==> try-fjord <==
// uart_top
module uart_top #(
    parameter   OPERAND_WIDTH = 512,
    parameter   ADDER_WIDTH   = 128,
    parameter   NBYTES        = OPERAND_WIDTH / 8,  
    parameter   CLK_FREQ      = 125_000_000,
    parameter   BAUD_RATE     = 7_812_500    
  )  
  (
    input   wire   iClk, iRst,
    input   wire   iRx,
    output  wire   oTx
  );
Settings: LEC_CHECK=0, CAP_MARGIN=20, CORE_MARGIN=2, CORE_UTILIZATION=72, CTS_CLUSTER_DIAMETER=29, CTS_CLUSTER_SIZE=46, PLACE_DENSITY_LB_ADDON=0.25, SETUP_SLACK_MARGIN=0.78, SLEW_MARGIN=20; clock period 3.31 ns.
run.sh (not shown) runs the stock make flow with config.mk's settings and CLKGATE_MAP_FILE=.
==> inputs of try-indigo, as changes to try-fjord <==
CTS_CLUSTER_DIAMETER = unset   (was 29)
CTS_CLUSTER_SIZE = unset   (was 46)
PLACE_DENSITY_LB_ADDON = unset   (was 0.25)
SETUP_SLACK_MARGIN = unset   (was 0.78)
==> flow/constraint.sdc (replaced) <==
create_clock -name core_clock -period 4.06 [get_ports {iClk}]
set_input_delay 0.8120 -clock core_clock [delete_from_list [all_inputs] [get_ports {iClk}]]
set_output_delay 0.8120 -clock core_clock [all_outputs]
set_load 0.01 [all_outputs]
==> results.yml <==
# implementation run metrics
cells_and_area:
  clkCellAreaFrac: 0.133
  fin_area_um2: 146000
detailed_routing:
  vias_per_cell: 6.47
final_timing:
  setup_slack_ns: -0.410
  finalSetupViolCount: 75
outcome:
  so.violations: "setup timing"
  outcome: "finished with violations"
[end of results for try-fjord]
==> results.yml <==
# implementation run metrics
final_timing:
  setup_slack_ns: 0.127
  finalSetupViolCount: 0
outcome:
  outcome: "no timing/DRC/antenna violations"
cells_and_area:
  fin_area_um2: 131000
detailed_routing:
  vias_per_cell: 6.07
synth:
  synth.distinct_cells: 84
[end of results for try-indigo]

========
==> inputs of job 4860 <==
uart_top again, from the RTL that the note above started with.
clock: 5.7 ns
lec_check: 0
abc_area: 0
cap_margin: 40
cell_pad_in_sites_global_placement: 1
core_margin: 7
core_utilization: 40
gpl_routability_driven: 0
gpl_timing_driven: 0
min_routing_layer: met2
setup_slack_margin: 1.4
slew_margin: 5
tns_end_percent: 70
==> job 2423: changes against job 4860 <==
ABC_AREA = unset   (was 0)
CAP_MARGIN = 20   (was 40)
CELL_PAD_IN_SITES_GLOBAL_PLACEMENT = unset   (was 1)
CORE_MARGIN = 2   (was 7)
CORE_UTILIZATION = 66   (was 40)
GPL_ROUTABILITY_DRIVEN = unset   (was 0)
GPL_TIMING_DRIVEN = unset   (was 0)
MIN_ROUTING_LAYER = unset   (was met2)
SETUP_SLACK_MARGIN = unset   (was 1.4)
SLEW_MARGIN = 20   (was 5)
TNS_END_PERCENT = unset   (was 70)
==> flow/constraint.sdc (replaced) <==
create_clock -name core_clock -period 6.94 [get_ports {iClk}]
set_input_delay 1.3880 -clock core_clock [delete_from_list [all_inputs] [get_ports {iClk}]]
set_output_delay 1.3880 -clock core_clock [all_outputs]
set_load 0.01 [all_outputs]
==> job 181: changes against job 4860 <==
ABC_AREA = unset   (was 0)
CAP_MARGIN = 20   (was 40)
CELL_PAD_IN_SITES_GLOBAL_PLACEMENT = unset   (was 1)
CORE_MARGIN = 2   (was 7)
CORE_UTILIZATION = 72   (was 40)
CTS_CLUSTER_DIAMETER = 117   (was unset)
GPL_ROUTABILITY_DRIVEN = unset   (was 0)
GPL_TIMING_DRIVEN = unset   (was 0)
MIN_ROUTING_LAYER = unset   (was met2)
SETUP_SLACK_MARGIN = unset   (was 1.4)
SLEW_MARGIN = 20   (was 5)
TNS_END_PERCENT = 5   (was 70)
==> flow/constraint.sdc (replaced) <==
create_clock -name core_clock -period 2.33 [get_ports {iClk}]
set_input_delay 0.4660 -clock core_clock [delete_from_list [all_inputs] [get_ports {iClk}]]
set_output_delay 0.4660 -clock core_clock [all_outputs]
set_load 0.01 [all_outputs]
==> job 8904: changes against job 4860 <==
CELL_PAD_IN_SITES_DETAIL_PLACEMENT = 2   (was unset)
CORE_UTILIZATION = 16   (was 40)
==> results_slide.txt <==
Key Metrics from the Run

Critical path
  • CP max FO: 4
  • CP max stage cell: nor4_1
  • Crit-path max cell delay: 0.66 ns

Outcome
  • Status: no timing/DRC/antenna violations

Timing
  • Max-slew headroom: 19.1%
  • FMAX: 234 MHz

Detailed routing
  • DRT Pass-1 Iters: 6
  • Routed met2 length: 146000 µm

Finish
  • Non-filler cells, final: about 15k

Floorplanning
  • Tapcells: between 2k and 2.5k

CTS
  • CTS resizes: 0

Worst hold path
  • WHS Endpoint: UART_RX_INST.rRx2$_DFF_P_
  • HP Start: UART_RX_INST.rRx1$_DFF_P_
# the run above: job 2423

==> results_slide.txt <==
Key Metrics from the Run

Worst hold path
  • HP Class: reg -> reg
  • WHS Endpoint: UART_RX_INST.rRx2$_DFF_P_

Finish
  • Non-clock buffer share: under 10%
  • Non-filler cells, final: 18.1k

Outcome
  • Status: no timing/DRC/antenna violations

Critical path
  • CP max stage cell: clkbuf_1
  • CP max FO: 10
  • Crit-path max cell delay: 0.74 ns

Timing
  • FMAX: 234 MHz

Floorplanning
  • Tapcells: 3919

CTS
  • CTS resizes: 8
# the run above: job 4860

==> results_slide.txt <==
Key Metrics from the Run

Synthesis
  • # Cells Yosys: ~13k
  • Top-count cell post-synth: dfxtp_1

CTS
  • Clk pin slew, worst setup/hold paths: around 0.07 ns
  • CTS HTree Levels: 5
  • CTS resizes: 8

Floorplanning
  • Tapcells: 9858

Timing
  • Max-slew headroom: 30.3%

Worst hold path
  • WHS Endpoint: UART_RX_INST.rRx2$_DFF_P_
  • HP Start: UART_RX_INST.rRx1$_DFF_P_

Critical path
  • Levels on crit path: 16
  • Crit-path max cell delay: about 0.48 ns
  • RR Startpoint: MP_ADDER_INST.regB_Q[2]$_SDFF_PP0_
  • CP max FO: 5

Finish
  • Non-filler cells, final: 24.0k

Power and ir drop
  • Design Power: 48200 µW

Outcome
  • Status: no timing/DRC/antenna violations

Detailed routing
  • DRT Pass-1 Iters: 10
# the run above: job 8904

==> results_slide.txt <==
Key Metrics from the Run

Floorplanning
  • DIE HEIGHT: 410 µm
  • Tapcells: 2189

Outcome
  • Status: failed layout checks
  • Layout check failures: setup timing

Timing
  • Max-slew headroom: a little over a fifth
  • FMAX: 281 MHz
  • Final setup vio count: between 200 and 300
  • Worst setup margin: -1.22 ns
  • Hold_ws: 0.166 ns

Critical path
  • CP max stage cell: or4_4
  • Crit-path max cell delay: 0.53 ns

Worst hold path
  • WHS Endpoint: UART_RX_INST.rRx1$_DFF_P_
  • HP Start: iRx

Synthesis
  • Post-synth EDFFs: 2
  • Synth Register Bits: 3162

Finish
  • Number of non-clock inverters in the layout: 342
  • Non-filler cells, final: 16.1k

Flow run
  • Max-cap violations: 0
# the run above: job 181


========
==> inputs of delta <==
Starting RTL as in the previous note.
==> flow/config.mk <==
export PLATFORM = sky130hd
export DESIGN_NAME = uart_top
export DESIGN_NICKNAME = uart_top
export VERILOG_FILES = /design/flow/design.v
export SDC_FILE = /design/flow/constraint.sdc
export NUM_CORES = 4
export LEC_CHECK = 0
export CAP_MARGIN = 0
export CORE_ASPECT_RATIO = 0.72
export CORE_MARGIN = 2
export CORE_UTILIZATION = 72
export CTS_CLUSTER_DIAMETER = 397
export CTS_CLUSTER_SIZE = 11
export HOLD_SLACK_MARGIN = 0.3
export PLACE_DENSITY = 0.41
export SLEW_MARGIN = 20
export TNS_END_PERCENT = 5
==> flow/constraint.sdc <==
create_clock -name core_clock -period 2.33 [get_ports {iClk}]
set_input_delay 0.4660 -clock core_clock [delete_from_list [all_inputs] [get_ports {iClk}]]
set_output_delay 0.4660 -clock core_clock [all_outputs]
set_load 0.01 [all_outputs]
==> inputs of ember, as changes to delta <==
- CAP_MARGIN: 0 -> 40
- CORE_ASPECT_RATIO: 0.72 -> default
- CTS_CLUSTER_DIAMETER: 397 -> 395
- CTS_CLUSTER_SIZE: 11 -> 14
- HOLD_SLACK_MARGIN: 0.3 -> default
- PLACE_DENSITY: 0.41 -> default
- PLACE_DENSITY_LB_ADDON: default -> 0.24
- SETUP_SLACK_MARGIN: default -> 0.91
- TNS_END_PERCENT: 5 -> default
==> flow/constraint.sdc (replaced) <==
create_clock -name core_clock -period 3.08 [get_ports {iClk}]
set_input_delay 0.6160 -clock core_clock [delete_from_list [all_inputs] [get_ports {iClk}]]
set_output_delay 0.6160 -clock core_clock [all_outputs]
set_load 0.01 [all_outputs]
==> notes <==
Between ember and delta, the lower combinational power is in ember (gap 30%, measured against delta).
In synthesized cell count, delta and ember do not differ.
Between ember and delta, the lower first-iteration DRC count is in ember (gap 11%, measured against delta).
Against delta, the worst setup slack of ember is higher by 700 ps.
In area after synthesis, delta and ember do not differ.
In ember the register-to-register slack is higher than in delta, by 700 ps.
Clock power: ember is smaller than delta (34%).
Against ember, the wire length of delta is higher by about 4%.
delta finished but fails on negative setup slack. ember finished with negative setup slack left.
Between delta and ember, the lower via count is in ember (gap about 2.7%, measured against ember).

========
==> inputs of yarrow <==
uart_top again, from the RTL that the note above started with.
export LEC_CHECK = 0
export CAP_MARGIN = 0
export CORE_MARGIN = 2
export CORE_UTILIZATION = 72
export CTS_CLUSTER_DIAMETER = 71
export CTS_CLUSTER_SIZE = 11
export HOLD_SLACK_MARGIN = 0.3
export PLACE_DENSITY = 0.41
export SLEW_MARGIN = 20
export TNS_END_PERCENT = 5
create_clock -name core_clock -period 2.33 [get_ports {iClk}]
==> umber: changes against yarrow <==
- CAP_MARGIN: 0 -> 20
- CORE_UTILIZATION: 72 -> 40
- CTS_CLUSTER_DIAMETER: 71 -> unset
- CTS_CLUSTER_SIZE: 11 -> unset
- HOLD_SLACK_MARGIN: 0.3 -> unset
- PLACE_DENSITY: 0.41 -> unset
- TNS_END_PERCENT: 5 -> unset
==> flow/constraint.sdc (replaced) <==
create_clock -name core_clock -period 4.2 [get_ports {iClk}]
set_input_delay 0.8400 -clock core_clock [delete_from_list [all_inputs] [get_ports {iClk}]]
set_output_delay 0.8400 -clock core_clock [all_outputs]
set_load 0.01 [all_outputs]
==> harbor: changes against yarrow <==
- CTS_CLUSTER_DIAMETER: 71 -> 395
- SETUP_SLACK_MARGIN: unset -> 0.53
==> comparison table <==
Result of the run: harbor finished with violations; umber no timing/DRC/antenna violations; yarrow finished with violations
Reasons for failing layout checks: harbor antenna rules, setup timing; umber -; yarrow setup timing
Sum of negative setup slack: harbor -112.23 ns; umber 0 ns; yarrow -143.65 ns
Met3 wire len: harbor 27900 µm; umber 13100 µm; yarrow 27500 µm
Number of routed nets with antenna violations: harbor 1; umber 0; yarrow 0
Number of global-route vias before repair: harbor 91931; umber 80179; yarrow 93004
Int Pwr: harbor 81700 µW; umber 48100 µW; yarrow 81800 µW
Antenna cells: harbor 21; umber 7; yarrow 13
Latest clock arrival within the worst-skew pair: harbor 0.95 ns; umber 0.89 ns; yarrow 0.97 ns
Logic depth of the worst path, buffers included: harbor 16; umber 15; yarrow 16
Final Total Pwr: harbor 105000 µW; umber 61700 µW; yarrow 105000 µW
Pre-CTS WS: harbor -1.42 ns; umber 0.167 ns; yarrow -1.48 ns
Transition time at the pin with the least slew margin: harbor 1.10 ns; umber 1.20 ns; yarrow 1.18 ns
Headroom to the max-slew limit: harbor 26.6%; umber 19.7%; yarrow 21.4%
Met3 Track Usage GR: harbor 6.58%; umber 2.11%; yarrow 7.43%
Worst-case setup margin in the final layout: harbor -1.26 ns; umber 0.266 ns; yarrow -1.26 ns
Uppermost layer routed: harbor met5; umber met4; yarrow met5
Power figures rest on the tool's default switching activity, not on a simulated workload.
